[design/flow/run.sh]
#!/bin/bash
# the make line also repeats each setting of config.mk as NAME=value (left out here)
make -C /OpenROAD-flow-scripts/flow DESIGN_CONFIG=/design/flow/config.mk WORK_HOME=/design/flow/orfs CLKGATE_MAP_FILE= finish
[design/flow/config.mk]
export PLATFORM = sky130hd
export DESIGN_NAME = cordic_native
export DESIGN_NICKNAME = cordic_native
export VERILOG_FILES = /design/flow/design.v
export SDC_FILE = /design/flow/constraint.sdc
export NUM_CORES = 4
export LEC_CHECK = 0
export ABC_AREA = 1
export CAP_MARGIN = 20
export CORE_MARGIN = 2
export CORE_UTILIZATION = 72
export CTS_CLUSTER_SIZE = 72
export PLACE_DENSITY = 0.65
export SETUP_SLACK_MARGIN = 0.37
export SLEW_MARGIN = 20
[design/flow/constraint.sdc]
create_clock -name core_clock -period 2.81 [get_ports {I_clk}]
set_input_delay 0.5620 -clock core_clock [delete_from_list [all_inputs] [get_ports {I_clk}]]
set_output_delay 0.5620 -clock core_clock [all_outputs]
set_load 0.01 [all_outputs]
[design/flow/design.v]
`timescale 1ns / 1ps
module cordic_sin(
    I_rst_n,         
    I_clk,           
    I_phase,         
    O_cos,           
    O_sin           
    );
    input wire I_rst_n;
    input wire I_clk;
    input wire [14 - 1: 0] I_phase;
    output reg [14 - 1: 0] O_cos ;
    output reg [14 - 1: 0] O_sin ;
    wire [14 - 1: 0] S_cos_0 = 14'd4477;
    wire [14 - 1: 0] S_sin_0 = 0;
    reg [14 - 1: 0] R_cos_1 ;
    reg [14 - 1: 0] R_sin_1 ;
    reg [14 - 1: 0] R_phs_1 ;
    reg [14 - 1: 0] R_cos_2 ;
    reg [14 - 1: 0] R_sin_2 ;
    reg [14 - 1: 0] R_phs_2 ;
    reg [14 - 1: 0] R_cos_3 ;
    reg [14 - 1: 0] R_sin_3 ;
    reg [14 - 1: 0] R_phs_3 ;
    reg [14 - 1: 0] R_cos_4 ;
    reg [14 - 1: 0] R_sin_4 ;
    reg [14 - 1: 0] R_phs_4 ;
    reg [14 - 1: 0] R_cos_5 ;
    reg [14 - 1: 0] R_sin_5 ;
    reg [14 - 1: 0] R_phs_5 ;
    reg [14 - 1: 0] R_cos_6 ;
    reg [14 - 1: 0] R_sin_6 ;
    reg [14 - 1: 0] R_phs_6 ;
    reg [14 - 1: 0] R_cos_7 ;
    reg [14 - 1: 0] R_sin_7 ;
    reg [14 - 1: 0] R_phs_7 ;
    reg [14 - 1: 0] R_cos_8 ;
    reg [14 - 1: 0] R_sin_8 ;
    reg [14 - 1: 0] R_phs_8 ;
    reg [14 - 1: 0] R_cos_9 ;
    reg [14 - 1: 0] R_sin_9 ;
    reg [14 - 1: 0] R_phs_9 ;
    reg [14 - 1: 0] R_cos_10 ;
    reg [14 - 1: 0] R_sin_10 ;
    reg [14 - 1: 0] R_phs_10 ;
    reg [14 - 1: 0] R_cos_11 ;
    reg [14 - 1: 0] R_sin_11 ;
    reg [14 - 1: 0] R_phs_11 ;
    reg [14 - 1: 0] R_cos_12 ;
    reg [14 - 1: 0] R_sin_12 ;
    reg [14 - 1: 0] R_phs_12 ;
    always@(posedge I_clk)
    begin
        if (I_rst_n == 1'b0) begin
            R_cos_1 <= 0;
            R_sin_1 <= 0;
            R_phs_1 <= 0;  
        end
        else begin
            if (I_phase[14 - 1] == 1'b0) begin
                R_cos_1 <= S_cos_0;
                R_sin_1 <= S_sin_0 + S_cos_0;
                R_phs_1 <= I_phase - 14'd1024;
            end
            else begin
                R_cos_1 <= S_cos_0;          
                R_sin_1 <= S_sin_0 - S_cos_0;          
                R_phs_1 <= I_phase + 14'd1024;
            end
        end
    end
    always@(posedge I_clk)                           
    begin                                            
        if (I_rst_n == 1'b0) begin                   
            R_cos_2 <= 0;                            
            R_sin_2 <= 0;                            
            R_phs_2 <= 0;                            
        end                                          
        else begin                                   
            if (R_phs_1[14 - 1] == 1'b0) begin
                R_cos_2 <= R_cos_1 - {R_sin_1[14-1],R_sin_1[14 - 1:1]};                
                R_sin_2 <= R_sin_1 + {R_cos_1[14-1],R_cos_1[14 - 1:1]};                   
                R_phs_2 <= R_phs_1 - 14'd605;        
            end                                      
            else begin                               
                R_cos_2 <= R_cos_1 + {R_sin_1[14-1],R_sin_1[14 - 1:1]};             
                R_sin_2 <= R_sin_1 - {R_cos_1[14-1],R_cos_1[14 - 1:1]};                   
                R_phs_2 <= R_phs_1 + 14'd605;        
            end                                      
        end                                          
    end
    always@(posedge I_clk)                                                           
    begin                                                                            
        if (I_rst_n == 1'b0) begin                                                   
            R_cos_3 <= 0;                                                            
            R_sin_3 <= 0;                                                            
            R_phs_3 <= 0;                                                            
        end                                                                          
        else begin                                                                   
            if (R_phs_2[14 - 1] == 1'b0) begin                                
                R_cos_3 <= R_cos_2 - {R_sin_2[14-1],R_sin_2[14-1],R_sin_2[14 - 1:2]};
                R_sin_3 <= R_sin_2 + {R_cos_2[14-1],R_cos_2[14-1],R_cos_2[14 - 1:2]};
                R_phs_3 <= R_phs_2 - 14'd319;                                        
            end                                                                      
            else begin                                                               
                R_cos_3 <= R_cos_2 + {R_sin_2[14-1],R_sin_2[14-1],R_sin_2[14 - 1:2]};
                R_sin_3 <= R_sin_2 - {R_cos_2[14-1],R_cos_2[14-1],R_cos_2[14 - 1:2]};
                R_phs_3 <= R_phs_2 + 14'd319;                                        
            end                                                                      
        end                                                                          
    end
    always@(posedge I_clk)                                                                                
    begin                                                                                                 
        if (I_rst_n == 1'b0) begin                                                                        
            R_cos_4 <= 0;                                                                                 
            R_sin_4 <= 0;                                                                                 
            R_phs_4 <= 0;                                                                                 
        end                                                                                               
        else begin                                                                                        
            if (R_phs_3[14 - 1] == 1'b0) begin                                                     
                R_cos_4 <= R_cos_3 - {R_sin_3[14-1],R_sin_3[14-1],R_sin_3[14-1],R_sin_3[14 - 1:3]};
                R_sin_4 <= R_sin_3 + {R_cos_3[14-1],R_cos_3[14-1],R_cos_3[14-1],R_cos_3[14 - 1:3]};
                R_phs_4 <= R_phs_3 - 14'd162;                                                             
            end                                                                                           
            else begin                                                                                    
                R_cos_4 <= R_cos_3 + {R_sin_3[14-1],R_sin_3[14-1],R_sin_3[14-1],R_sin_3[14 - 1:3]};
                R_sin_4 <= R_sin_3 - {R_cos_3[14-1],R_cos_3[14-1],R_cos_3[14-1],R_cos_3[14 - 1:3]};
                R_phs_4 <= R_phs_3 + 14'd162;                                                             
            end                                                                                           
        end                                                                                               
    end
    always@(posedge I_clk)                                                                                                     
    begin                                                                                                                      
        if (I_rst_n == 1'b0) begin                                                                                             
            R_cos_5 <= 0;                                                                                                      
            R_sin_5 <= 0;                                                                                                      
            R_phs_5 <= 0;                                                                                                      
        end                                                                                                                    
        else begin                                                                                                             
            if (R_phs_4[14 - 1] == 1'b0) begin                                                                          
                R_cos_5 <= R_cos_4 - {R_sin_4[14-1],R_sin_4[14-1],R_sin_4[14-1],R_sin_4[14-1],R_sin_4[14 - 1:4]};
                R_sin_5 <= R_sin_4 + {R_cos_4[14-1],R_cos_4[14-1],R_cos_4[14-1],R_cos_4[14-1],R_cos_4[14 - 1:4]};
                R_phs_5 <= R_phs_4 - 14'd81;                                                                                  
            end                                                                                                                
            else begin                                                                                                         
                R_cos_5 <= R_cos_4 + {R_sin_4[14-1],R_sin_4[14-1],R_sin_4[14-1],R_sin_4[14-1],R_sin_4[14 - 1:4]};
                R_sin_5 <= R_sin_4 - {R_cos_4[14-1],R_cos_4[14-1],R_cos_4[14-1],R_cos_4[14-1],R_cos_4[14 - 1:4]};
                R_phs_5 <= R_phs_4 + 14'd81;                                                                                  
            end                                                                                                                
        end                                                                                                                    
    end
    always@(posedge I_clk)                                                                                                                          
    begin                                                                                                                                           
        if (I_rst_n == 1'b0) begin                                                                                                                  
            R_cos_6 <= 0;                                                                                                                           
            R_sin_6 <= 0;                                                                                                                           
            R_phs_6 <= 0;                                                                                                                           
        end                                                                                                                                         
        else begin                                                                                                                                  
            if (R_phs_5[14 - 1] == 1'b0) begin                                                                                               
                R_cos_6 <= R_cos_5 - {R_sin_5[14-1],R_sin_5[14-1],R_sin_5[14-1],R_sin_5[14-1],R_sin_5[14-1],R_sin_5[14 - 1:5]};
                R_sin_6 <= R_sin_5 + {R_cos_5[14-1],R_cos_5[14-1],R_cos_5[14-1],R_cos_5[14-1],R_cos_5[14-1],R_cos_5[14 - 1:5]};
                R_phs_6 <= R_phs_5 - 14'd41;                                                                                                       
            end                                                                                                                                     
            else begin                                                                                                                              
                R_cos_6 <= R_cos_5 + {R_sin_5[14-1],R_sin_5[14-1],R_sin_5[14-1],R_sin_5[14-1],R_sin_5[14-1],R_sin_5[14 - 1:5]};
                R_sin_6 <= R_sin_5 - {R_cos_5[14-1],R_cos_5[14-1],R_cos_5[14-1],R_cos_5[14-1],R_cos_5[14-1],R_cos_5[14 - 1:5]};
                R_phs_6 <= R_phs_5 + 14'd41;                                                                                                       
            end                                                                                                                                     
        end                                                                                                                                         
    end
    always@(posedge I_clk)                                                                                                                                                
    begin                                                                                                                                                                 
        if (I_rst_n == 1'b0) begin                                                                                                                                        
            R_cos_7 <= 0;                                                                                                                                                 
            R_sin_7 <= 0;                                                                                                                                                 
            R_phs_7 <= 0;                                                                                                                                                 
        end                                                                                                                                                               
        else begin                                                                                                                                                        
            if (R_phs_6[14 - 1] == 1'b0) begin                                                                                                                     
                R_cos_7 <= R_cos_6 - {R_sin_6[14-1],R_sin_6[14-1],R_sin_6[14-1],R_sin_6[14-1],R_sin_6[14-1],R_sin_6[14-1],R_sin_6[14 - 1:6]}; 
                R_sin_7 <= R_sin_6 + {R_cos_6[14-1],R_cos_6[14-1],R_cos_6[14-1],R_cos_6[14-1],R_cos_6[14-1],R_cos_6[14-1],R_cos_6[14 - 1:6]}; 
                R_phs_7 <= R_phs_6 - 14'd20;                                                                                                                             
            end                                                                                                                                                           
            else begin                                                                                                                                                    
                R_cos_7 <= R_cos_6 + {R_sin_6[14-1],R_sin_6[14-1],R_sin_6[14-1],R_sin_6[14-1],R_sin_6[14-1],R_sin_6[14-1],R_sin_6[14 - 1:6]}; 
                R_sin_7 <= R_sin_6 - {R_cos_6[14-1],R_cos_6[14-1],R_cos_6[14-1],R_cos_6[14-1],R_cos_6[14-1],R_cos_6[14-1],R_cos_6[14 - 1:6]}; 
                R_phs_7 <= R_phs_6 + 14'd20;                                                                                                                             
            end                                                                                                                                                           
        end                                                                                                                                                               
    end                                                                                                                                                                   
    always@(posedge I_clk)                                                                                                                                                                    
    begin                                                                                                                                                                                     
        if (I_rst_n == 1'b0) begin                                                                                                                                                            
            R_cos_8 <= 0;                                                                                                                                                                     
            R_sin_8 <= 0;                                                                                                                                                                     
            R_phs_8 <= 0;                                                                                                                                                                     
        end                                                                                                                                                                                   
        else begin                                                                                                                                                                            
            if (R_phs_7[14 - 1] == 1'b0) begin                                                                                                                                         
                R_cos_8 <= R_cos_7 - {R_sin_7[14-1],R_sin_7[14-1],R_sin_7[14-1],R_sin_7[14-1],R_sin_7[14-1],R_sin_7[14-1],R_sin_7[14-1],R_sin_7[14 - 1:7]};
                R_sin_8 <= R_sin_7 + {R_cos_7[14-1],R_cos_7[14-1],R_cos_7[14-1],R_cos_7[14-1],R_cos_7[14-1],R_cos_7[14-1],R_cos_7[14-1],R_cos_7[14 - 1:7]};
                R_phs_8 <= R_phs_7 - 14'd10;                                                                                                                                                 
            end                                                                                                                                                                               
            else begin                                                                                                                                                                        
                R_cos_8 <= R_cos_7 + {R_sin_7[14-1],R_sin_7[14-1],R_sin_7[14-1],R_sin_7[14-1],R_sin_7[14-1],R_sin_7[14-1],R_sin_7[14-1],R_sin_7[14 - 1:7]};
                R_sin_8 <= R_sin_7 - {R_cos_7[14-1],R_cos_7[14-1],R_cos_7[14-1],R_cos_7[14-1],R_cos_7[14-1],R_cos_7[14-1],R_cos_7[14-1],R_cos_7[14 - 1:7]};
                R_phs_8 <= R_phs_7 + 14'd10;                                                                                                                                                 
            end                                                                                                                                                                               
        end                                                                                                                                                                                   
    end 
    always@(posedge I_clk)                                                                                                                                                                                                     
    begin                                                                                                                                                                                                                      
        if (I_rst_n == 1'b0) begin                                                                                                                                                                                             
            R_cos_9 <= 0;                                                                                                                                                                                                      
            R_sin_9 <= 0;                                                                                                                                                                                                      
            R_phs_9 <= 0;                                                                                                                                                                                                      
        end                                                                                                                                                                                                                    
        else begin                                                                                                                                                                                                             
            if (R_phs_8[14 - 1] == 1'b0) begin                                                                                                                                                                          
                R_cos_9 <= R_cos_8 - {R_sin_8[14-1],R_sin_8[14-1],R_sin_8[14-1],R_sin_8[14-1],R_sin_8[14-1],R_sin_8[14-1],R_sin_8[14-1],R_sin_8[14-1],R_sin_8[14 - 1:8]};            
                R_sin_9 <= R_sin_8 + {R_cos_8[14-1],R_cos_8[14-1],R_cos_8[14-1],R_cos_8[14-1],R_cos_8[14-1],R_cos_8[14-1],R_cos_8[14-1],R_cos_8[14-1],R_cos_8[14 - 1:8]};            
                R_phs_9 <= R_phs_8 - 14'd5;                                                                                                                                                                                  
            end                                                                                                                                                                                                                
            else begin                                                                                                                                                                                                         
                R_cos_9 <= R_cos_8 + {R_sin_8[14-1],R_sin_8[14-1],R_sin_8[14-1],R_sin_8[14-1],R_sin_8[14-1],R_sin_8[14-1],R_sin_8[14-1],R_sin_8[14-1],R_sin_8[14 - 1:8]};             
                R_sin_9 <= R_sin_8 - {R_cos_8[14-1],R_cos_8[14-1],R_cos_8[14-1],R_cos_8[14-1],R_cos_8[14-1],R_cos_8[14-1],R_cos_8[14-1],R_cos_8[14-1],R_cos_8[14 - 1:8]};             
                R_phs_9 <= R_phs_8 + 14'd5;                                                                                                                                                                                  
            end                                                                                                                                                                                                                
        end                                                                                                                                                                                                                    
    end
    always@(posedge I_clk)                                                                                                                                                                                                                       
    begin                                                                                                                                                                                                                                        
        if (I_rst_n == 1'b0) begin                                                                                                                                                                                                               
            R_cos_10 <= 0;                                                                                                                                                                                                                        
            R_sin_10 <= 0;                                                                                                                                                                                                                        
            R_phs_10 <= 0;                                                                                                                                                                                                                        
        end                                                                                                                                                                                                                                      
        else begin                                                                                                                                                                                                                               
            if (R_phs_9[14 - 1] == 1'b0) begin                                                                                                                                                                                            
                R_cos_10 <= R_cos_9 - {R_sin_9[14-1],R_sin_9[14-1],R_sin_9[14-1],R_sin_9[14-1],R_sin_9[14-1],R_sin_9[14-1],R_sin_9[14-1],R_sin_9[14-1],R_sin_9[14-1],R_sin_9[14 - 1:9]};         
                R_sin_10 <= R_sin_9 + {R_cos_9[14-1],R_cos_9[14-1],R_cos_9[14-1],R_cos_9[14-1],R_cos_9[14-1],R_cos_9[14-1],R_cos_9[14-1],R_cos_9[14-1],R_cos_9[14-1],R_cos_9[14 - 1:9]};         
                R_phs_10 <= R_phs_9 - 14'd3;                                                                                                                                                                                                    
            end                                                                                                                                                                                                                                  
            else begin                                                                                                                                                                                                                           
                R_cos_10 <= R_cos_9 + {R_sin_9[14-1],R_sin_9[14-1],R_sin_9[14-1],R_sin_9[14-1],R_sin_9[14-1],R_sin_9[14-1],R_sin_9[14-1],R_sin_9[14-1],R_sin_9[14-1],R_sin_9[14 - 1:9]};          
                R_sin_10 <= R_sin_9 - {R_cos_9[14-1],R_cos_9[14-1],R_cos_9[14-1],R_cos_9[14-1],R_cos_9[14-1],R_cos_9[14-1],R_cos_9[14-1],R_cos_9[14-1],R_cos_9[14-1],R_cos_9[14 - 1:9]};          
                R_phs_10 <= R_phs_9 + 14'd3;                                                                                                                                                                                                    
            end                                                                                                                                                                                                                                  
        end                                                                                                                                                                                                                                      
    end                                                                                                                                                                                                                                                        
    always@(posedge I_clk)                                                                                                                                                                                                                                     
    begin                                                                                                                                                                                                                                                      
        if (I_rst_n == 1'b0) begin                                                                                                                                                                                                                             
            R_cos_11 <= 0;                                                                                                                                                                                                                                     
            R_sin_11 <= 0;                                                                                                                                                                                                                                     
            R_phs_11 <= 0;                                                                                                                                                                                                                                     
        end                                                                                                                                                                                                                                                    
        else begin                                                                                                                                                                                                                                             
            if (R_phs_10[14 - 1] == 1'b0) begin                                                                                                                                                                                                          
                R_cos_11 <= R_cos_10 - {R_sin_10[14-1],R_sin_10[14-1],R_sin_10[14-1],R_sin_10[14-1],R_sin_10[14-1],R_sin_10[14-1],R_sin_10[14-1],R_sin_10[14-1],R_sin_10[14-1],R_sin_10[14-1],R_sin_10[14 - 1:10]}; 
                R_sin_11 <= R_sin_10 + {R_cos_10[14-1],R_cos_10[14-1],R_cos_10[14-1],R_cos_10[14-1],R_cos_10[14-1],R_cos_10[14-1],R_cos_10[14-1],R_cos_10[14-1],R_cos_10[14-1],R_cos_10[14-1],R_cos_10[14 - 1:10]}; 
                R_phs_11 <= R_phs_10 - 14'd1;                                                                                                                                                                                                                
            end                                                                                                                                                                                                                                                
            else begin                                                                                                                                                                                                                                         
                R_cos_11 <= R_cos_10 + {R_sin_10[14-1],R_sin_10[14-1],R_sin_10[14-1],R_sin_10[14-1],R_sin_10[14-1],R_sin_10[14-1],R_sin_10[14-1],R_sin_10[14-1],R_sin_10[14-1],R_sin_10[14-1],R_sin_10[14 - 1:10]};
                R_sin_11 <= R_sin_10 - {R_cos_10[14-1],R_cos_10[14-1],R_cos_10[14-1],R_cos_10[14-1],R_cos_10[14-1],R_cos_10[14-1],R_cos_10[14-1],R_cos_10[14-1],R_cos_10[14-1],R_cos_10[14-1],R_cos_10[14 - 1:10]};
                R_phs_11 <= R_phs_10 + 14'd1;                                                                                                                                                                                                                
            end                                                                                                                                                                                                                                                
        end                                                                                                                                                                                                                                                    
    end                                                                                                                                                                                                                                                                                                                                                          
    always@(posedge I_clk)                                                                                                                                                                                                                                     
    begin                                                                                                                                                                                                                                                      
        if (I_rst_n == 1'b0) begin                                                                                                                                                                                                                             
            R_cos_12 <= 0;                                                                                                                                                                                                                                     
            R_sin_12 <= 0;                                                                                                                                                                                                                                     
            R_phs_12 <= 0;                                                                                                                                                                                                                                     
        end                                                                                                                                                                                                                                                    
        else begin                                                                                                                                                                                                                                             
            if (R_phs_11[14 - 1] == 1'b0) begin                                                                                                                                                                                                          
                R_cos_12 <= R_cos_11 - {R_sin_11[14-1],R_sin_11[14-1],R_sin_11[14-1],R_sin_11[14-1],R_sin_11[14-1],R_sin_11[14-1],R_sin_11[14-1],R_sin_11[14-1],R_sin_11[14-1],R_sin_11[14-1],R_sin_11[14-1],R_sin_11[14 - 1:11]}; 
                R_sin_12 <= R_sin_11 + {R_cos_11[14-1],R_cos_11[14-1],R_cos_11[14-1],R_cos_11[14-1],R_cos_11[14-1],R_cos_11[14-1],R_cos_11[14-1],R_cos_11[14-1],R_cos_11[14-1],R_cos_11[14-1],R_cos_11[14-1],R_cos_11[14 - 1:11]}; 
                R_phs_12 <= R_phs_11 - 14'd1;                                                                                                                                                                                                                
            end                                                                                                                                                                                                                                                
            else begin                                                                                                                                                                                                                                         
                R_cos_12 <= R_cos_11 + {R_sin_11[14-1],R_sin_11[14-1],R_sin_11[14-1],R_sin_11[14-1],R_sin_11[14-1],R_sin_11[14-1],R_sin_11[14-1],R_sin_11[14-1],R_sin_11[14-1],R_sin_11[14-1],R_sin_11[14-1],R_sin_11[14 - 1:11]};
                R_sin_12 <= R_sin_11 - {R_cos_11[14-1],R_cos_11[14-1],R_cos_11[14-1],R_cos_11[14-1],R_cos_11[14-1],R_cos_11[14-1],R_cos_11[14-1],R_cos_11[14-1],R_cos_11[14-1],R_cos_11[14-1],R_cos_11[14-1],R_cos_11[14 - 1:11]};
                R_phs_12 <= R_phs_11 + 14'd1;                                                                                                                                                                                                                
            end                                                                                                                                                                                                                                                
        end                                                                                                                                                                                                                                                    
    end
    always@(posedge I_clk)                                                                                                                                                                                                                                     
    begin                                                                                                                                                                                                                                                      
        if (I_rst_n == 1'b0) begin                                                                                                                                                                                                                             
            O_cos <= 0;                                                                                                                                                                                                                                     
            O_sin <= 0;                                                                                                                                                                                                                                                                                                                                                                                                                                                                         
        end                                                                                                                                                                                                                                                    
        else begin                                                                                                                                                                                                                                             
            if (R_phs_12[14 - 1] == 1'b0) begin                                                                                                                                                                                                          
                O_cos <= R_cos_12 - {R_sin_12[14-1],R_sin_12[14-1],R_sin_12[14-1],R_sin_12[14-1],R_sin_12[14-1],R_sin_12[14-1],R_sin_12[14-1],R_sin_12[14-1],R_sin_12[14-1],R_sin_12[14-1],R_sin_12[14-1],R_sin_12[14-1],R_sin_12[14 - 1:12]}; 
                O_sin <= R_sin_12 + {R_cos_12[14-1],R_cos_12[14-1],R_cos_12[14-1],R_cos_12[14-1],R_cos_12[14-1],R_cos_12[14-1],R_cos_12[14-1],R_cos_12[14-1],R_cos_12[14-1],R_cos_12[14-1],R_cos_12[14-1],R_cos_12[14-1],R_cos_12[14 - 1:12]};                                                                                                                                                                                                             
            end                                                                                                                                                                                                                                                
            else begin                                                                                                                                                                                                                                         
                O_cos <= R_cos_12 + {R_sin_12[14-1],R_sin_12[14-1],R_sin_12[14-1],R_sin_12[14-1],R_sin_12[14-1],R_sin_12[14-1],R_sin_12[14-1],R_sin_12[14-1],R_sin_12[14-1],R_sin_12[14-1],R_sin_12[14-1],R_sin_12[14-1],R_sin_12[14 - 1:12]};
                O_sin <= R_sin_12 - {R_cos_12[14-1],R_cos_12[14-1],R_cos_12[14-1],R_cos_12[14-1],R_cos_12[14-1],R_cos_12[14-1],R_cos_12[14-1],R_cos_12[14-1],R_cos_12[14-1],R_cos_12[14-1],R_cos_12[14-1],R_cos_12[14-1],R_cos_12[14 - 1:12]};                                                                                                                                                                                                          
            end                                                                                                                                                                                                                                                
        end                                                                                                                                                                                                                                                    
    end
endmodule
`timescale 1ns / 1ps
module cordic_native(
    I_rst_n,                 
    I_clk,                   
    I_init_phase,            
    I_change_phase,           
    I_inc_phase,             
    O_cos,                   
    O_sin                    
    );
    input wire I_rst_n;
    input wire I_clk;
    input wire [14 - 1: 0] I_init_phase;
    input wire I_change_phase;
    input wire [14 - 1: 0] I_inc_phase;
    output reg [14 - 1: 0] O_cos;
    output reg [14 - 1: 0] O_sin;
    reg [14 - 1: 0] R_current_phase ;
    wire [14 - 1: 0] S_cos;
    wire [14 - 1: 0] S_sin;
    parameter DIR_FWD = 1'b0;
    parameter DIR_BAK = 1'b1;
    reg R_phase_dir ;
    reg R_cos_dir ;
    parameter MAX_PHASE = 14'd2047;
    parameter MIN_PHASE = -14'd2048;
    wire S_reach_top;  
    assign S_reach_top = (R_current_phase[14 - 1]==0)&&(R_current_phase + I_inc_phase > MAX_PHASE);
    wire S_reach_bottom;  
    assign S_reach_bottom = (R_current_phase[14 - 1]==1)&&(R_current_phase - I_inc_phase < MIN_PHASE);
    always@(posedge I_clk)
    begin
        if (I_rst_n == 0) R_phase_dir <= DIR_FWD;
        else begin
            if (R_phase_dir == DIR_FWD)
                if (S_reach_top) R_phase_dir <= DIR_BAK;
                else R_phase_dir <= DIR_FWD;
            else  
            begin
                if (S_reach_bottom) R_phase_dir <= DIR_FWD;
                else R_phase_dir <= DIR_BAK;
            end
        end
    end
    always @(posedge I_clk)
    begin
        if (I_rst_n == 0) R_current_phase <= I_init_phase;
        else if (I_change_phase == 1'b1) R_current_phase <= I_init_phase;
        else 
            case(R_phase_dir)
            DIR_FWD: if (S_reach_top) R_current_phase <= MAX_PHASE - (R_current_phase + I_inc_phase - MAX_PHASE);
                     else R_current_phase <= R_current_phase + I_inc_phase;
            DIR_BAK: if (S_reach_bottom) R_current_phase <= MIN_PHASE + (R_current_phase - I_inc_phase - MIN_PHASE);
                     else R_current_phase <= R_current_phase - I_inc_phase;
            endcase
    end 
    cordic_sin cordic_sin_inst(
       .I_rst_n(I_rst_n),         
       .I_clk(I_clk),           
       .I_phase(R_current_phase),         
       .O_cos(S_cos),           
       .O_sin(S_sin)           
       );
   reg [13-1:0] R_dir_delay ;
   always @(posedge I_clk)
   begin
       R_dir_delay[0] <= R_phase_dir;
       R_dir_delay[1] <= R_dir_delay[0];
       R_dir_delay[2] <= R_dir_delay[1];
       R_dir_delay[3] <= R_dir_delay[2];
       R_dir_delay[4] <= R_dir_delay[3];
       R_dir_delay[5] <= R_dir_delay[4];
       R_dir_delay[6] <= R_dir_delay[5];
       R_dir_delay[7] <= R_dir_delay[6];
       R_dir_delay[8] <= R_dir_delay[7];
       R_dir_delay[9] <= R_dir_delay[8];
       R_dir_delay[10] <= R_dir_delay[9];
       R_dir_delay[11] <= R_dir_delay[10];
       R_dir_delay[12] <= R_dir_delay[11];
       R_cos_dir <= R_dir_delay[12];
   end
   always @(posedge I_clk)
   begin
       O_sin <= S_sin;
       if (R_cos_dir == DIR_FWD) O_cos <= S_cos;
       else O_cos <= -S_cos;
   end
endmodule
==> flow_metrics.py, run 1 <==
# Metrics from the implementation run
metrics = {
    "logic_synthesis": {
        "async_flop_share": 0,
        "top_area_cell": "dfxtp_1",
        "adder_share": 0.187,
        "ys_types": 52,
        "topCellsByArea": "dfxtp_1 (29%), ha_1 (17%), a21oi_1 (11%), nand2_1 (8.6%), o21ai_0 (7.0%)",
        "syn_avg_cell_area_um2": 7.23,
        "edf_count": 0,
        "yosys_warnings": 2,
        "xor_share": 0.0348,
        "syn_area_um2": 37500,
        "most_common_cell": "nand2_1",
        "yosysSeqAreaShare": 0.294,
        "ys_sh_simple": 0.178,
        "synthAoiAreaFrac": 0.224,
        "syn-num-nets": 5748,
        "yosys-stat-cells": 5180,
        "topCombFamilyByArea": "AND-OR/OR-AND gates",
        "synthCells": 5180,
        "flop_cell": "dfxtp_1",
        "mux_share": 0,
        "ys_chip_area_um2": 37500,
        "top_cell_area_share": 0.294,
        "ys_seq_elements": 551,
        "ys_top_cells_by_count": "nand2_1 (856), a21oi_1 (806), inv_1 (693)",
    },
    "clocking": {
        "clock_sinks": 551,
        "cts_max_path_buffers": 3,
        "cts_buffers": 57,
        "hold_buffers": 0,
        "root_buffer": "clkbuf_16",
        "htreeDepth": 2,
    },
    "run_status": {
        "status": "stopped before the end",
        "haltStage": "5_1_grt",
        "error": "[ERROR GRT-0232] Routing congestion too high. Check the congestion heatmap in the GUI.",
    },
    "floorplan": {
        "die_w_um": 232,
        "die_y_um": 232,
        "rows": 83,
        "die_area_um2": 53900,
        "io_pins": 59,
        "fp_util": 0.729,
        "core_um2": 51400,
    },
    "placement": {
        "place_area_um2": 40100,
        "gp_congestion": 0.956,
        "hpwl_mm": 71.8,
        "portBuffers": 58,
        "dp.cells": 6027,
    },
    "global_route": {
        "grt_usage": 0.679,
        "overflow": 82,
    },
}
## per-stage QoR
step	setup TNS [ns]	setup slack [ns]
2_1_floorplan	0	0.277
3_3_place_gp	-4.68	-0.403
3_5_place_dp	-5.27	-0.444
4_1_cts	0	0.129
## metal layers
layer,global-route usage,overflow
met1,0.657,1
met2,0.909,38
met3,0.474,6
met4,0.697,35
met5,0.135,2
## repair_timing
item / in CTS
pin swaps: 129
buffers inserted: 81
setup endpoints to repair: 161
gates resized: 409
==> run 2: changes to the inputs <==
Settings changed: CTS_CLUSTER_SIZE 72 to default, SETUP_SLACK_MARGIN 0.37 to default.
Clock period 2.81 ns to 2.43 ns, I/O delays scaled along.
==> run 2 against run 1 <==
The flow again stops in 5_1_grt. Die size is the same. Area after synthesis stayed put. Synthesized cell count unchanged.
==> flow_metrics.py, run 2 <==
# Metrics from the implementation run
metrics = {
    "run_status": {
        "status": "stopped before the end",
        "haltStage": "5_1_grt",
        "error": "[ERROR GRT-0116] Global routing finished with congestion. Check the congestion regions in the DRC Viewer.",
    },
    "floorplan": {
        "core_um2": 51400,
        "die_y_um": 232,
        "die_w_um": 232,
        "die_area_um2": 53900,
        "rows": 83,
        "io_pins": 59,
        "fp_util": 0.729,
    },
    "placement": {
        "place_area_um2": 44100,
        "hpwl_mm": 81.3,
        "gp_congestion": 0.989,
        "portBuffers": 58,
    },
    "logic_synthesis": {
        "syn_area_um2": 37500,
        "top_cell_area_share": 0.294,
        "yosysSeqAreaShare": 0.294,
        "ys_chip_area_um2": 37500,
        "syn_avg_cell_area_um2": 7.23,
        "topCellsByArea": "dfxtp_1 (29%), ha_1 (17%), a21oi_1 (11%), nand2_1 (8.6%), o21ai_0 (7.0%)",
        "flop_cell": "dfxtp_1",
        "top_area_cell": "dfxtp_1",
        "ys_sh_simple": 0.178,
        "ys_seq_elements": 551,
        "yosys_warnings": 2,
        "xor_share": 0.0348,
        "ys_types": 52,
        "ys_top_cells_by_count": "nand2_1 (856), a21oi_1 (806), inv_1 (693)",
        "topCombFamilyByArea": "AND-OR/OR-AND gates",
        "synthCells": 5180,
        "synthAoiAreaFrac": 0.224,
        "async_flop_share": 0,
        "adder_share": 0.187,
        "yosys-stat-cells": 5180,
        "mux_share": 0,
        "syn-num-nets": 5748,
        "most_common_cell": "nand2_1",
        "edf_count": 0,
    },
    "clocking": {
        "cts_buffers": 56,
        "clock_sinks": 551,
        "cts_max_path_buffers": 3,
        "htreeDepth": 2,
        "root_buffer": "clkbuf_16",
    },
    "global_route": {
        "grt_usage": 0.884,
        "overflow": 524,
    },
}
-- run 2: through the flow --
step           hold slack, ns  worst slack [ns]  std cells
2_1_floorplan           0.310           -0.0611       5180
3_3_place_gp            0.310            -0.726       6551
3_5_place_dp            0.312            -0.722       6551
4_1_cts                 0.116            -0.300       6745
-- run 2: repair_timing --
item	4_1_cts
buffers inserted	97
hold buffers	0
setup endpoints to repair	194
pin swaps	238
resized	649
-- run 2: per-layer routing --
layer  overflow  track usage
met1         17        0.841
met2        271        0.999
met3         26        0.804
met4        204        0.936
met5          6        0.631
==> run 3: changes to the inputs <==
Settings changed: CTS_CLUSTER_SIZE from default to 22, SETUP_SLACK_MARGIN from default to -0.1.
Clock period 2.43 ns to 2.46 ns, I/O delays scaled along.
==> run 3 against run 2 <==
The run again fails in 5_1_grt. Synthesized cell count stayed put. Area after synthesis stayed put. Die size stayed put.
==> flow_metrics.py, run 3 <==
# Metrics from the implementation run
metrics = {
    "run_status": {
        "status": "stopped before the end",
        "haltStage": "5_1_grt",
        "error": "[ERROR DPL-0038] Utilization greater than 100%, impossible to legalize",
    },
    "floorplan": {
        "fp_util": 0.729,
        "io_pins": 59,
        "die_y_um": 232,
        "die_w_um": 232,
        "die_area_um2": 53900,
        "core_um2": 51400,
        "rows": 83,
    },
    "logic_synthesis": {
        "most_common_cell": "nand2_1",
        "ys_seq_elements": 551,
        "flop_cell": "dfxtp_1",
        "ys_types": 52,
        "syn_area_um2": 37500,
        "xor_share": 0.0348,
        "ys_sh_simple": 0.178,
        "top_cell_area_share": 0.294,
        "ys_top_cells_by_count": "nand2_1 (856), a21oi_1 (806), inv_1 (693)",
        "ys_chip_area_um2": 37500,
        "topCellsByArea": "dfxtp_1 (29%), ha_1 (17%), a21oi_1 (11%), nand2_1 (8.6%), o21ai_0 (7.0%)",
        "synthCells": 5180,
        "yosys-stat-cells": 5180,
        "syn-num-nets": 5748,
        "topCombFamilyByArea": "AND-OR/OR-AND gates",
        "top_area_cell": "dfxtp_1",
        "edf_count": 0,
        "synthAoiAreaFrac": 0.224,
        "syn_avg_cell_area_um2": 7.23,
        "async_flop_share": 0,
        "mux_share": 0,
        "yosysSeqAreaShare": 0.294,
        "adder_share": 0.187,
        "yosys_warnings": 2,
    },
    "placement": {
        "place_area_um2": 43400,
        "gp_congestion": 0.997,
        "hpwl_mm": 79.6,
        "portBuffers": 58,
    },
    "clocking": {
        "cts_buffers": 58,
        "clock_sinks": 551,
        "hold_buffers": 0,
        "root_buffer": "clkbuf_16",
        "htreeDepth": 2,
        "cts_max_path_buffers": 3,
    },
}
run 3: what timing repair did:
action | 4_1_cts
gates resized | 246
pin swaps | 84
endpoints found under the setup margin | 94
setup buffers | 43
run 3: metrics by stage:
step / std cells / setup TNS (ns) / worst slack (ns)
floorplan: 5180 / -0.844 / -0.144
global placement: 6464 / -13.00 / -0.655
detailed placement: 6464 / -19.85 / -0.701
CTS: 6607 / -7.77 / -0.277
==> run 4: changes to the inputs <==
Settings changed: ABC_AREA 1 to default, CORE_ASPECT_RATIO from default to 0.91, CORE_UTILIZATION 72 to 40, CTS_CLUSTER_SIZE 22 to default, MAX_ROUTING_LAYER from default to met4, PLACE_DENSITY 0.65 to default, SETUP_SLACK_MARGIN -0.1 to default, TNS_END_PERCENT from default to 50.
Clock period 2.46 ns to 5.0 ns, I/O delays scaled along.
==> run 4 against run 3 <==
The run now finishes clean. Area after synthesis fell by 3.6%. Die size rose by 72%. Synthesized cell count fell by 18%.
==> flow_metrics.py, run 4 <==
# Synthesis and PnR figures
metrics = {
    "detailed_routing": {
        "drt_iter0_drc": 1154,
        "diodes": 0,
        "ant_nets": 0,
        "dr.pass1.iters": 5,
        "wl_per_cell_um": 14.1,
        "via_count": 27811,
        "drc_errors": 0,
        "wl_mm": 77.4,
        "viasPerCell": 5.08,
    },
    "global_route": {
        "grt_pass1_wl_mm": 131,
        "overflow": 0,
        "antenna_found_initial": 0,
        "grt_usage": 0.171,
        "grt_pass1_vias": 26827,
        "grt_max_degree": 147,
    },
    "logic_synthesis": {
        "yosys_warnings": 2,
        "ys_seq_elements": 551,
        "async_flop_share": 0,
        "syn_area_um2": 36100,
        "topCellsByArea": "dfxtp_1 (31%), ha_1 (17%), xnor2_1 (7.3%), nor2_1 (6.2%), a21oi_1 (4.9%)",
        "yosys-stat-cells": 4224,
        "topCombFamilyByArea": "adder cells",
        "synthAoiAreaFrac": 0.169,
        "ys_types": 73,
        "ys_chip_area_um2": 36100,
        "ys_top_cells_by_count": "nor2_1 (592), dfxtp_1 (551), ha_1 (498)",
        "flop_cell": "dfxtp_1",
        "yosysSeqAreaShare": 0.306,
        "xor_share": 0.113,
        "mux_share": 0.0166,
        "ys_sh_simple": 0.162,
        "syn-num-nets": 4792,
        "syn_avg_cell_area_um2": 8.55,
        "most_common_cell": "nor2_1",
        "edf_count": 0,
        "top_area_cell": "dfxtp_1",
        "adder_share": 0.194,
        "top_cell_area_share": 0.306,
        "synthCells": 4224,
    },
    "job": {
        "warnings": 53,
        "max_cap_viol_count": 0,
    },
    "placement": {
        "portBuffers": 58,
        "hpwl_mm": 59.7,
        "gp_congestion": 0.867,
        "pre_cts_slack_ns": 0.430,
    },
    "worst_setup_path": {
        "timing.critical_path.buf_inv": 2,
        "cp-startpoint": "I_inc_phase[1]",
        "ff2ff_setup_slack_ns": 1.33,
        "cp-start-kind": "input pin",
        "path_depth": 12,
        "rr_startpoint": "cordic_sin_inst.R_phs_10[13]$_SDFF_PN0_",
        "critical_path.cell_chain": "clkdlybuf4s50_1, inv_1, fa_1, o21ba_2, o211a_1, o21ai_0, a21oi_1, or3_4, a31oi_2, mux2_1, mux2_2, o21ai_1",
        "crit_end": "R_current_phase[1]$_DFF_P_",
        "rr_endpoint": "cordic_sin_inst.R_phs_11[13]$_SDFF_PN0_",
        "cp_max_fo": 7,
        "crit_family": "AND-OR/OR-AND gates",
        "endpoint_kind": "flip-flop",
        "cp_slowest_cell": "clkdlybuf4s50_1",
        "cpPeakStageDelay_ns": 0.56,
        "cp_data_required_time_ns": 5.56,
        "reg2regPathDepth": 11,
        "path_class": "in2reg",
        "arrival_ns": 4.51,
    },
    "sta": {
        "setup_viol": 0,
        "final.setup_skew_ns": 0.0208,
        "final_max_slew_viol_count": 0,
        "setup_ws_ns": 1.05,
        "period_minus_slack_ns": 3.95,
        "worstMarginPinSlew_ns": 0.948,
        "holdWs_ns": 0.326,
        "finalCritPeriodShare": 0.789,
        "rsz0062_at_grt": "no",
        "relSlewSlack": 0.368,
        "fin_tns_setup_ns": 0,
        "hold_viol_final": 0,
        "max_freq_mhz": 253,
    },
    "clocking": {
        "root_buffer": "clkbuf_16",
        "clock_latency_ns": 0.64,
        "cts_max_path_buffers": 3,
        "cts_buffers": 59,
        "postCtsSetupRepairBufs": 0,
        "htreeDepth": 2,
        "hold_buffers": 0,
        "cts_resized": 0,
        "clk_pin_slew_ns": 0.06,
        "clock_sinks": 551,
        "tritoncts": "done",
    },
    "floorplan": {
        "core_um2": 89700,
        "die_w_um": 319,
        "fp_util": 0.402,
        "die_area_um2": 92700,
        "rows": 105,
        "die_y_um": 291,
        "io_pins": 59,
    },
    "hold_path": {
        "hp-class": "reg2reg",
        "hold_start": "R_dir_delay[5]$_DFF_P_",
        "hold_depth": 0,
        "min_to": "R_dir_delay[6]$_DFF_P_",
    },
    "run_status": {
        "status": "no timing/DRC/antenna violations",
    },
    "finish": {
        "syn_to_final_growth_pct": 10.9,
        "final_core_util": 0.446,
        "fillers": 8881,
        "fin_nets": 4821,
    },
}
==> run 4: area by class of cell <==
cell class,instances,area (µm²),share of cell area
flip-flops and latches,551,11000,0.276
inverters,276,1040,0.0261
clock buffers,73,1620,0.0405
repair buffers,72,708,0.0177
well taps,1177,1470,0.0368
clock inverters,33,512,0.0128
multi-input cells,3293,23600,0.590
==> run 4: metal layers <==
metal,track usage,vias up,routed length (µm)
met5,-,-,0
met4,0.0427,0,1480
met3,0.0206,99,2470
met2,0.277,313,34600
met1,0.227,12692,38900
li1,-,14707,-
==> run 4: through the flow <==
step	cells	instance area (µm²)
after floorplan	4224	36100
after global placement	5369	37900
after detailed placement	5369	37900
after CTS	5475	40000
after global routing	5475	40000
final	5475	40000
==> run 5: changes to the inputs <==
Settings changed: ABC_AREA from default to 1, CAP_MARGIN 20 to 10, CORE_ASPECT_RATIO 0.91 to 1.12, CORE_UTILIZATION 40 to 72, CTS_CLUSTER_DIAMETER from default to 43, CTS_CLUSTER_SIZE from default to 82, MAX_ROUTING_LAYER met4 to met5, PLACE_DENSITY_LB_ADDON from default to 0.2, SETUP_SLACK_MARGIN from default to 0.75, TNS_END_PERCENT 50 to 90.
Clock period 5.0 ns to 2.75 ns, I/O delays scaled along.
==> run 5 against run 4 <==
The flow now stops in 5_1_grt. Die size decreased by 42%. Area after synthesis increased by 3.8%. Synthesized cell count increased by 23%.
==> flow_metrics.py, run 5 <==
# Metrics from the implementation run
metrics = {
    "run_status": {
        "status": "stopped before the end",
        "haltStage": "5_1_grt",
        "error": "[ERROR DPL-0038] Utilization greater than 100%, impossible to legalize",
    },
    "logic_synthesis": {
        "xor_share": 0.0348,
        "top_area_cell": "dfxtp_1",
        "topCombFamilyByArea": "AND-OR/OR-AND gates",
        "ys_top_cells_by_count": "nand2_1 (856), a21oi_1 (806), inv_1 (693)",
        "yosysSeqAreaShare": 0.294,
        "yosys_warnings": 2,
        "ys_chip_area_um2": 37500,
        "edf_count": 0,
        "syn_avg_cell_area_um2": 7.23,
        "synthCells": 5180,
        "adder_share": 0.187,
        "syn_area_um2": 37500,
        "yosys-stat-cells": 5180,
        "mux_share": 0,
        "flop_cell": "dfxtp_1",
        "ys_types": 52,
        "top_cell_area_share": 0.294,
        "most_common_cell": "nand2_1",
        "syn-num-nets": 5748,
        "topCellsByArea": "dfxtp_1 (29%), ha_1 (17%), a21oi_1 (11%), nand2_1 (8.6%), o21ai_0 (7.0%)",
        "async_flop_share": 0,
        "ys_sh_simple": 0.178,
        "synthAoiAreaFrac": 0.224,
        "ys_seq_elements": 551,
    },
    "placement": {
        "gp_congestion": 0.948,
        "portBuffers": 58,
        "place_area_um2": 41300,
        "dp.cells": 5976,
        "hpwl_mm": 72.8,
        "pre_cts_slack_ns": -0.498,
    },
    "floorplan": {
        "die_area_um2": 53900,
        "rows": 88,
        "fp_util": 0.729,
        "core_um2": 51400,
        "die_y_um": 245,
        "die_w_um": 220,
        "io_pins": 59,
    },
    "clocking": {
        "clock_sinks": 551,
        "cts_buffers": 69,
        "htreeDepth": 3,
        "cts_max_path_buffers": 3,
        "hold_buffers": 0,
        "root_buffer": "clkbuf_16",
    },
}
-- run 5: what timing repair did --
item                       CTS
setup endpoints to repair  353
cloned                       2
pin swaps                  219
buffers inserted           141
gates resized              426
==> run 6: changes to the inputs <==
Settings changed: CAP_MARGIN 10 to 0, CORE_ASPECT_RATIO 1.12 to default, CTS_CLUSTER_DIAMETER 43 to 392, CTS_CLUSTER_SIZE 82 to 10, MAX_ROUTING_LAYER met5 to default, PLACE_DENSITY_LB_ADDON 0.2 to 0.06, SETUP_SLACK_MARGIN 0.75 to default, TNS_END_PERCENT 90 to default.
Clock period 2.75 ns to 2.87 ns, I/O delays scaled along.
==> run 6 against run 5 <==
The layout now fails its checks (negative setup slack). Die size hardly changed. Synthesized cell count stayed put. Area after synthesis stayed put.
==> flow_metrics.py, run 6 <==
# Synthesis and PnR figures
metrics = {
    "run_status": {
        "status": "finished with violations",
        "violations": "negative setup slack",
    },
    "clocking": {
        "cts_buffers": 61,
        "clk_pin_slew_ns": 0.06,
        "hold_buffers": 0,
        "cts_max_path_buffers": 3,
        "tritoncts": "done",
        "root_buffer": "clkbuf_16",
        "clock_latency_ns": 0.64,
        "clock_sinks": 551,
        "htreeDepth": 2,
    },
    "sta": {
        "setup_ws_ns": -0.0494,
        "finalCritPeriodShare": 1.02,
        "holdWs_ns": 0.298,
        "setup_viol": 2,
        "hold_viol_final": 0,
        "final.setup_skew_ns": 0.0309,
        "fin_tns_setup_ns": -0.0885,
        "max_freq_mhz": 343,
        "final_max_slew_viol_count": 0,
        "period_minus_slack_ns": 2.92,
        "rsz0062_at_grt": "yes",
        "worstMarginPinSlew_ns": 0.635,
        "relSlewSlack": 0.572,
    },
    "placement": {
        "pre_cts_slack_ns": -0.315,
        "portBuffers": 58,
        "dp.cells": 6006,
        "hpwl_mm": 72.1,
        "gp_congestion": 0.947,
        "place_area_um2": 39900,
    },
    "worst_setup_path": {
        "path_class": "reg2reg",
        "cpPeakStageDelay_ns": 0.37,
        "arrival_ns": 3.41,
        "ff2ff_setup_slack_ns": -0.05,
        "cp_max_fo": 3,
        "timing.critical_path.buf_inv": 2,
        "cp-startpoint": "cordic_sin_inst.R_sin_2[3]$_SDFF_PN0_",
        "crit_family": "simple AND/OR/NAND/NOR gates",
        "cp-start-kind": "flip-flop",
        "rr_endpoint": "cordic_sin_inst.R_cos_3[10]$_SDFF_PN0_",
        "path_depth": 15,
        "cp_slowest_cell": "dfxtp_4",
        "reg2regPathDepth": 15,
        "critical_path.cell_chain": "nor3_1, nand2_1, nor3_1, buf_4, nor2_1, xor2_1, ha_1, nand2_1, o21ai_0, buf_4, a21oi_1, nor3_1, nor2_1, o21ai_0, a21oi_1",
        "rr_startpoint": "cordic_sin_inst.R_sin_2[3]$_SDFF_PN0_",
        "cp_data_required_time_ns": 3.36,
        "endpoint_kind": "flip-flop",
        "crit_end": "cordic_sin_inst.R_cos_3[10]$_SDFF_PN0_",
        "crit_path_frequent_cell": "nor3_1",
    },
    "detailed_routing": {
        "ant_nets": 0,
        "via_count": 36225,
        "wl_mm": 99.1,
        "diodes": 0,
        "wl_per_cell_um": 16.3,
        "drt_iter0_drc": 2744,
        "drc_errors": 0,
        "viasPerCell": 5.95,
        "dr.pass1.iters": 6,
    },
    "global_route": {
        "grt_max_degree": 86,
        "antenna_found_initial": 1,
        "grt_pass1_vias": 34651,
        "grt_usage": 0.356,
        "grt_pass1_wl_mm": 160,
        "overflow": 0,
    },
    "logic_synthesis": {
        "topCombFamilyByArea": "AND-OR/OR-AND gates",
        "ys_sh_simple": 0.178,
        "topCellsByArea": "dfxtp_1 (29%), ha_1 (17%), a21oi_1 (11%), nand2_1 (8.6%), o21ai_0 (7.0%)",
        "synthAoiAreaFrac": 0.224,
        "top_area_cell": "dfxtp_1",
        "yosysSeqAreaShare": 0.294,
        "yosys-stat-cells": 5180,
        "async_flop_share": 0,
        "top_cell_area_share": 0.294,
        "adder_share": 0.187,
        "xor_share": 0.0348,
        "yosys_warnings": 2,
        "syn_area_um2": 37500,
        "ys_types": 52,
        "synthCells": 5180,
        "ys_top_cells_by_count": "nand2_1 (856), a21oi_1 (806), inv_1 (693)",
        "mux_share": 0,
        "ys_chip_area_um2": 37500,
        "edf_count": 0,
        "ys_seq_elements": 551,
        "flop_cell": "dfxtp_1",
        "syn_avg_cell_area_um2": 7.23,
        "most_common_cell": "nand2_1",
        "syn-num-nets": 5748,
    },
    "finish": {
        "stdcell_count": 6088,
        "fin_area_um2": 42200,
        "fin_nets": 5973,
        "final_core_util": 0.821,
        "syn_to_final_growth_pct": 12.7,
    },
    "floorplan": {
        "die_w_um": 232,
        "core_um2": 51400,
        "fp_util": 0.729,
        "die_y_um": 232,
        "die_area_um2": 53900,
        "io_pins": 59,
        "rows": 83,
    },
    "hold_path": {
        "min_to": "cordic_sin_inst.R_sin_1[0]$_SDFF_PN0_",
        "hold_start": "I_rst_n",
        "hp-class": "in2reg",
        "hold_depth": 1,
    },
    "job": {
        "warnings": 50,
        "max_cap_viol_count": 0,
    },
}
run 6: routing by layer:
metal	vias up	GRT usage	wire, µm
li1	17971	-	-
met1	16605	0.412	39300
met2	1300	0.649	49100
met3	347	0.0548	6190
met4	2	0.153	4590
met5	-	0	13
run 6: final cells by class:
class                   count  area [µm²]
well taps                 680         851
inverters                 710        2680
multi-input cells        3833       23900
clock inverters             3        47.5
clock buffers              63        1560
repair buffers            248        2100
flip-flops and latches    551       11100
fillers                  3480        9210
run 6: timing repair:
item / 4_1_cts / 5_1_grt
resized: 4 / 160
setup buffers: 0 / 16
pin swaps: 0 / 29
setup endpoints to repair: 4 / 78
==> run 7: changes to the inputs <==
Settings changed: ABC_AREA 1 to default, CAP_MARGIN 0 to 20, CELL_PAD_IN_SITES_DETAIL_PLACEMENT from default to 0, CELL_PAD_IN_SITES_GLOBAL_PLACEMENT from default to 3, CORE_ASPECT_RATIO from default to 1.92, CORE_MARGIN 2 to 9, CORE_UTILIZATION 72 to 66, CTS_CLUSTER_DIAMETER 392 to 226, CTS_CLUSTER_SIZE 10 to default, GPL_ROUTABILITY_DRIVEN from default to 0, HOLD_SLACK_MARGIN from default to 0.03, MAX_ROUTING_LAYER from default to met4, MIN_ROUTING_LAYER from default to met2, PLACE_DENSITY from default to 0.79, PLACE_DENSITY_LB_ADDON 0.06 to default, SETUP_SLACK_MARGIN from default to 1.37, TNS_END_PERCENT from default to 25.
Clock period 2.87 ns to 7.3 ns, I/O delays scaled along.
==> run 7 against run 6 <==
The flow now stops in 3_1_place_gp_skip_io. Area after synthesis shrank 3.6%. Synthesized cell count decreased by 18%. Die size is 19% higher.
==> flow_metrics.py, run 7 <==
# Metrics from the implementation run
metrics = {
    "logic_synthesis": {
        "flop_cell": "dfxtp_1",
        "ys_types": 73,
        "yosys-stat-cells": 4224,
        "yosys_warnings": 2,
        "synthAoiAreaFrac": 0.169,
        "syn-num-nets": 4792,
        "topCellsByArea": "dfxtp_1 (31%), ha_1 (17%), xnor2_1 (7.3%), nor2_1 (6.2%), a21oi_1 (4.9%)",
        "ys_chip_area_um2": 36100,
        "synthCells": 4224,
        "xor_share": 0.113,
        "syn_area_um2": 36100,
        "ys_seq_elements": 551,
        "adder_share": 0.194,
        "mux_share": 0.0166,
        "top_area_cell": "dfxtp_1",
        "top_cell_area_share": 0.306,
        "topCombFamilyByArea": "adder cells",
        "most_common_cell": "nor2_1",
        "yosysSeqAreaShare": 0.306,
        "ys_sh_simple": 0.162,
        "syn_avg_cell_area_um2": 8.55,
        "async_flop_share": 0,
        "edf_count": 0,
        "ys_top_cells_by_count": "nor2_1 (592), dfxtp_1 (551), ha_1 (498)",
    },
    "run_status": {
        "error": "[ERROR GPL-0301] Utilization 139.146 % exceeds 100%.",
        "haltStage": "3_1_place_gp_skip_io",
        "status": "stopped before the end",
    },
    "floorplan": {
        "core_um2": 54000,
        "die_area_um2": 63900,
        "rows": 118,
        "die_w_um": 187,
        "die_y_um": 342,
        "fp_util": 0.668,
    },
}
==> run 8: changes to the inputs <==
Settings changed: CELL_PAD_IN_SITES_DETAIL_PLACEMENT 0 to default, CELL_PAD_IN_SITES_GLOBAL_PLACEMENT 3 to default, CORE_ASPECT_RATIO 1.92 to default, CORE_MARGIN 9 to 2, CORE_UTILIZATION 66 to 72, CTS_CLUSTER_DIAMETER 226 to default, CTS_CLUSTER_SIZE from default to 35, GPL_ROUTABILITY_DRIVEN 0 to default, HOLD_SLACK_MARGIN 0.03 to default, MAX_ROUTING_LAYER met4 to default, MIN_ROUTING_LAYER met2 to default, PLACE_DENSITY 0.79 to 0.65, SETUP_SLACK_MARGIN 1.37 to -0.27, TNS_END_PERCENT 25 to default.
Clock period 7.3 ns to 2.78 ns, I/O delays scaled along.
==> run 8 against run 7 <==
Synthesized cell count stayed put. Die size shrank 19%. The layout now fails its checks (negative setup slack). Area after synthesis is the same.
==> flow_metrics.py, run 8 <==
# Synthesis and PnR figures
metrics = {
    "logic_synthesis": {
        "ys_sh_simple": 0.162,
        "synthCells": 4224,
        "ys_chip_area_um2": 36100,
        "syn-num-nets": 4792,
        "ys_seq_elements": 551,
        "async_flop_share": 0,
        "synthAoiAreaFrac": 0.169,
        "ys_top_cells_by_count": "nor2_1 (592), dfxtp_1 (551), ha_1 (498)",
        "top_area_cell": "dfxtp_1",
        "topCombFamilyByArea": "adder cells",
        "most_common_cell": "nor2_1",
        "yosys-stat-cells": 4224,
        "ys_types": 73,
        "topCellsByArea": "dfxtp_1 (31%), ha_1 (17%), xnor2_1 (7.3%), nor2_1 (6.2%), a21oi_1 (4.9%)",
        "yosys_warnings": 2,
        "flop_cell": "dfxtp_1",
        "mux_share": 0.0166,
        "top_cell_area_share": 0.306,
        "syn_area_um2": 36100,
        "syn_avg_cell_area_um2": 8.55,
        "xor_share": 0.113,
        "yosysSeqAreaShare": 0.306,
        "adder_share": 0.194,
        "edf_count": 0,
    },
    "hold_path": {
        "hold_start": "R_dir_delay[11]$_DFF_P_",
        "hp-class": "reg2reg",
        "min_to": "R_dir_delay[12]$_DFF_P_",
        "hold_depth": 0,
    },
    "placement": {
        "dp.cells": 5426,
        "portBuffers": 58,
        "gp_congestion": 0.925,
        "pre_cts_slack_ns": -1.01,
        "place_area_um2": 41500,
        "hpwl_mm": 68.1,
    },
    "detailed_routing": {
        "via_count": 34953,
        "dr.pass1.iters": 8,
        "ant_nets": 0,
        "drt_iter0_drc": 3337,
        "wl_per_cell_um": 20.4,
        "viasPerCell": 6.29,
        "drc_errors": 0,
        "wl_mm": 113,
    },
    "job": {
        "max_cap_viol_count": 0,
        "warnings": 54,
    },
    "worst_setup_path": {
        "critical_path.cell_chain": "inv_2, ha_4, mux2i_2, inv_1, ha_1, a21o_1, a21oi_2, o21bai_1, a21oi_2, o21bai_1, a211oi_2, o21ai_2, nand3_1, nor3b_4",
        "cp_data_required_time_ns": 3.28,
        "ff2ff_setup_slack_ns": -0.74,
        "crit_family": "AND-OR/OR-AND gates",
        "cp_max_fo": 3,
        "endpoint_kind": "flip-flop",
        "arrival_ns": 4.01,
        "rr_endpoint": "cordic_sin_inst.O_cos[12]$_SDFF_PN0_",
        "cp_slowest_cell": "nor3b_4",
        "rr_startpoint": "cordic_sin_inst.R_sin_12[13]$_SDFF_PN0_",
        "cp-startpoint": "cordic_sin_inst.R_sin_12[13]$_SDFF_PN0_",
        "path_depth": 14,
        "crit_end": "cordic_sin_inst.O_cos[12]$_SDFF_PN0_",
        "path_class": "reg2reg",
        "reg2regPathDepth": 14,
        "cpPeakStageDelay_ns": 0.50,
        "cp-start-kind": "flip-flop",
        "timing.critical_path.buf_inv": 2,
    },
    "floorplan": {
        "fp_util": 0.724,
        "die_y_um": 228,
        "io_pins": 59,
        "die_w_um": 228,
        "rows": 82,
        "die_area_um2": 51900,
        "core_um2": 49900,
    },
    "global_route": {
        "antenna_found_initial": 6,
        "overflow": 0,
        "grt_pass1_vias": 32609,
        "grt_pass1_wl_mm": 157,
        "grt_usage": 0.363,
        "grt_max_degree": 95,
    },
    "sta": {
        "max_freq_mhz": 284,
        "finalCritPeriodShare": 1.27,
        "setup_ws_ns": -0.739,
        "worstMarginPinSlew_ns": 0.736,
        "final.setup_skew_ns": 0.0480,
        "relSlewSlack": 0.504,
        "rsz0062_at_grt": "yes",
        "hold_viol_final": 0,
        "setup_viol": 148,
        "final_max_slew_viol_count": 0,
        "period_minus_slack_ns": 3.52,
    },
    "finish": {
        "fin_area_um2": 45000,
        "fin_nets": 5401,
        "final_core_util": 0.903,
        "stdcell_count": 5555,
        "syn_to_final_growth_pct": 24.8,
    },
    "clocking": {
        "tritoncts": "done",
        "clk_pin_slew_ns": 0.07,
        "root_buffer": "clkbuf_16",
        "clock_sinks": 551,
        "htreeDepth": 2,
        "cts_buffers": 57,
        "clock_latency_ns": 0.66,
        "hold_buffers": 0,
        "cts_max_path_buffers": 3,
    },
    "run_status": {
        "status": "finished with violations",
        "violations": "negative setup slack",
    },
}
[run 8: final cells by class]
class | instances | area, µm²
multi-input cells | 3293 | 24900
flip-flops and latches | 551 | 11000
repair buffers | 654 | 5160
fillers | 2246 | 4830
clock buffers | 74 | 1640
inverters | 276 | 1040
well taps | 672 | 841
clock inverters | 34 | 423
diodes | 1 | 2.50
[run 8: what timing repair did]
action / 4_1_cts / 5_1_grt
resized: 85 / 236
pin swaps: 20 / 101
buffers inserted: 3 / 25
setup endpoints to repair: 58 / 129
[run 8: per-stage QoR]
stage | hold slack, ns | TNS [ns]
after floorplan | 0.310 | -10.16
after global placement | 0.311 | -25.03
final | 0.314 | -23.37
after CTS | 0.313 | -23.25
after global routing | 0.333 | -45.70
after detailed placement | 0.312 | -32.40
[run 8: per-layer routing]
| layer | part of all wire | track usage | wire length, µm | up-vias |
|---|---|---|---|---|
| li1 | - | - | - | 15889 |
| met1 | 0.37 | 0.426 | 42200 | 16382 |
| met2 | 0.47 | 0.647 | 53600 | 1931 |
| met3 | 0.081 | 0.0538 | 9220 | 743 |
| met4 | 0.073 | 0.176 | 8260 | 8 |
| met5 | 0.00043 | 0 | 49 | - |
==> run 9: changes to the inputs <==
Settings changed: ABC_AREA from default to 1, CAP_MARGIN 20 to 10, CORE_ASPECT_RATIO from default to 1.12, CTS_CLUSTER_DIAMETER from default to 313, CTS_CLUSTER_SIZE 35 to 15, MAX_ROUTING_LAYER from default to met5, PLACE_DENSITY 0.65 to default, PLACE_DENSITY_LB_ADDON from default to 0.2, SETUP_SLACK_MARGIN -0.27 to -0.07, TNS_END_PERCENT from default to 90.
Clock period 2.78 ns to 2.31 ns, I/O delays scaled along.
==> run 9 against run 8 <==
Synthesized cell count grew 23%. The flow now stops in 4_1_cts. Die size up 3.7%. Area after synthesis grew 3.8%.
==> flow_metrics.py, run 9 <==
# Metrics from the implementation run
metrics = {
    "logic_synthesis": {
        "synthCells": 5180,
        "yosys_warnings": 2,
        "edf_count": 0,
        "topCellsByArea": "dfxtp_1 (29%), ha_1 (17%), a21oi_1 (11%), nand2_1 (8.6%), o21ai_0 (7.0%)",
        "ys_sh_simple": 0.178,
        "yosysSeqAreaShare": 0.294,
        "topCombFamilyByArea": "AND-OR/OR-AND gates",
        "ys_chip_area_um2": 37500,
        "async_flop_share": 0,
        "flop_cell": "dfxtp_1",
        "mux_share": 0,
        "top_area_cell": "dfxtp_1",
        "synthAoiAreaFrac": 0.224,
        "most_common_cell": "nand2_1",
        "syn_avg_cell_area_um2": 7.23,
        "ys_seq_elements": 551,
        "ys_types": 52,
        "syn-num-nets": 5748,
        "top_cell_area_share": 0.294,
        "ys_top_cells_by_count": "nand2_1 (856), a21oi_1 (806), inv_1 (693)",
        "yosys-stat-cells": 5180,
        "adder_share": 0.187,
        "syn_area_um2": 37500,
        "xor_share": 0.0348,
    },
    "placement": {
        "portBuffers": 58,
        "hpwl_mm": 89.3,
        "dp.cells": 6695,
        "gp_congestion": 1.01,
        "place_area_um2": 45300,
    },
    "floorplan": {
        "die_y_um": 245,
        "die_area_um2": 53900,
        "io_pins": 59,
        "fp_util": 0.729,
        "rows": 88,
        "core_um2": 51400,
        "die_w_um": 220,
    },
    "run_status": {
        "haltStage": "4_1_cts",
        "status": "stopped before the end",
        "error": "[ERROR DPL-0038] Utilization greater than 100%, impossible to legalize",
    },
}
run 9: per-stage QoR:
stage / setup slack (ns)
after detailed placement: -0.912
after global placement: -0.826
after floorplan: -0.181
==> run 10: changes to the inputs <==
Settings changed: ABC_AREA 1 to default, CAP_MARGIN 10 to 0, CORE_ASPECT_RATIO 1.12 to default, CTS_CLUSTER_DIAMETER 313 to default, CTS_CLUSTER_SIZE 15 to 35, MAX_ROUTING_LAYER met5 to default, PLACE_DENSITY from default to 0.65, PLACE_DENSITY_LB_ADDON 0.2 to default, SETUP_SLACK_MARGIN -0.07 to default, TNS_END_PERCENT 90 to default.
Clock period 2.31 ns to 2.93 ns, I/O delays scaled along.
==> run 10 against run 9 <==
Now fails the layout checks on negative setup slack. Area after synthesis down 3.6%. Die size fell by 3.6%. Synthesized cell count is 18% lower.
==> flow_metrics.py, run 10 <==
# Synthesis and PnR figures
metrics = {
    "global_route": {
        "grt_max_degree": 102,
        "overflow": 0,
        "grt_usage": 0.378,
        "antenna_found_initial": 17,
        "grt_pass1_vias": 33175,
    },
    "logic_synthesis": {
        "topCombFamilyByArea": "adder cells",
        "top_cell_area_share": 0.306,
        "ys_sh_simple": 0.162,
        "syn-num-nets": 4792,
        "ys_types": 73,
        "top_area_cell": "dfxtp_1",
        "most_common_cell": "nor2_1",
        "ys_seq_elements": 551,
        "topCellsByArea": "dfxtp_1 (31%), ha_1 (17%), xnor2_1 (7.3%), nor2_1 (6.2%), a21oi_1 (4.9%)",
        "syn_avg_cell_area_um2": 8.55,
        "synthAoiAreaFrac": 0.169,
        "async_flop_share": 0,
        "ys_chip_area_um2": 36100,
        "synthCells": 4224,
        "flop_cell": "dfxtp_1",
        "yosysSeqAreaShare": 0.306,
    },
    "floorplan": {
        "io_pins": 59,
        "fp_util": 0.724,
        "core_um2": 49900,
    },
    "job": {
        "max_cap_viol_count": 0,
        "warnings": 57,
    },
    "clocking": {
        "root_buffer": "clkbuf_16",
        "tritoncts": "done",
        "hold_buffers": 0,
        "clock_latency_ns": 0.65,
        "htreeDepth": 2,
        "cts_buffers": 56,
    },
    "worst_setup_path": {
        "critical_path.cell_chain": "inv_1, ha_1, inv_1, o21ai_1, ha_1, inv_1, a21oi_1, o21ai_2, a211oi_2, o31ai_2, buf_4, xnor2_1, nor2_1",
        "crit_family": "AND-OR/OR-AND gates",
        "cp_max_fo": 6,
        "cp_slowest_cell": "dfxtp_1",
        "timing.critical_path.buf_inv": 4,
        "path_class": "reg2reg",
        "crit_path_frequent_cell": "inv_1",
        "reg2regPathDepth": 13,
        "endpoint_kind": "flip-flop",
        "path_depth": 13,
        "cp-startpoint": "cordic_sin_inst.R_cos_10[13]$_SDFF_PN0_",
        "cpPeakStageDelay_ns": 0.66,
        "cp-start-kind": "flip-flop",
    },
    "detailed_routing": {
        "drc_errors": 0,
        "via_count": 36239,
        "wl_mm": 126,
        "drt_iter0_drc": 4138,
    },
    "finish": {
        "regArea_um2": 11100,
        "syn_to_final_growth_pct": 26.7,
    },
    "sta": {
        "setup_viol": 68,
        "worstMarginPinSlew_ns": 1.13,
        "holdWs_ns": 0.330,
        "period_minus_slack_ns": 3.54,
        "final.setup_skew_ns": 0.0424,
        "hold_viol_final": 0,
        "setup_ws_ns": -0.606,
        "max_freq_mhz": 283,
    },
    "run_status": {
        "violations": "negative setup slack",
        "status": "finished with violations",
    },
    "hold_path": {
        "hp-class": "reg2reg",
    },
    "placement": {
        "portBuffers": 58,
        "hpwl_mm": 70.0,
        "gp_congestion": 0.958,
    },
}
==> run 10: per-stage QoR <==
stage / instances / utilization / setup TNS, ns / area (µm²) / setup slack [ns]
floorplan: 4224 / - / -0.174 / 36200 / -0.0899
global placement: 5311 / 0.818 / -12.92 / 40800 / -0.891
detailed placement: 5311 / 0.818 / -16.90 / 40800 / -0.937
CTS: 5432 / 0.873 / -0.815 / 43500 / -0.244
global route: 5503 / 0.916 / -19.36 / 45700 / -0.652
finish: 5513 / 0.917 / -9.24 / 45700 / -0.606
==> run 10: cell type report <==
| type | instances | area share |
|---|---|---|
| diodes | 10 | 0.000547 |
| clock buffers | 74 | 0.0359 |
| clock inverters | 32 | 0.00662 |
| inverters | 276 | 0.0232 |
| multi-input cells | 3293 | 0.567 |
| flip-flops and latches | 551 | 0.243 |
| well taps | 672 | 0.0184 |
| repair buffers | 605 | 0.106 |
==> run 10: timing repair <==
action                     in CTS  in global routing
setup endpoints to repair     104                147
pin swaps                      59                252
buffers inserted               16                 77
gates resized                 181                417
==> run 10: routing by layer <==
layer  up-vias  routed length [µm]  GRT usage
met3      1062               12400     0.0604
met4        10               11100      0.190
li1      15777                   -          -
met1     16818               43700      0.434
met2      2572               58900      0.680
met5         -                  57          0
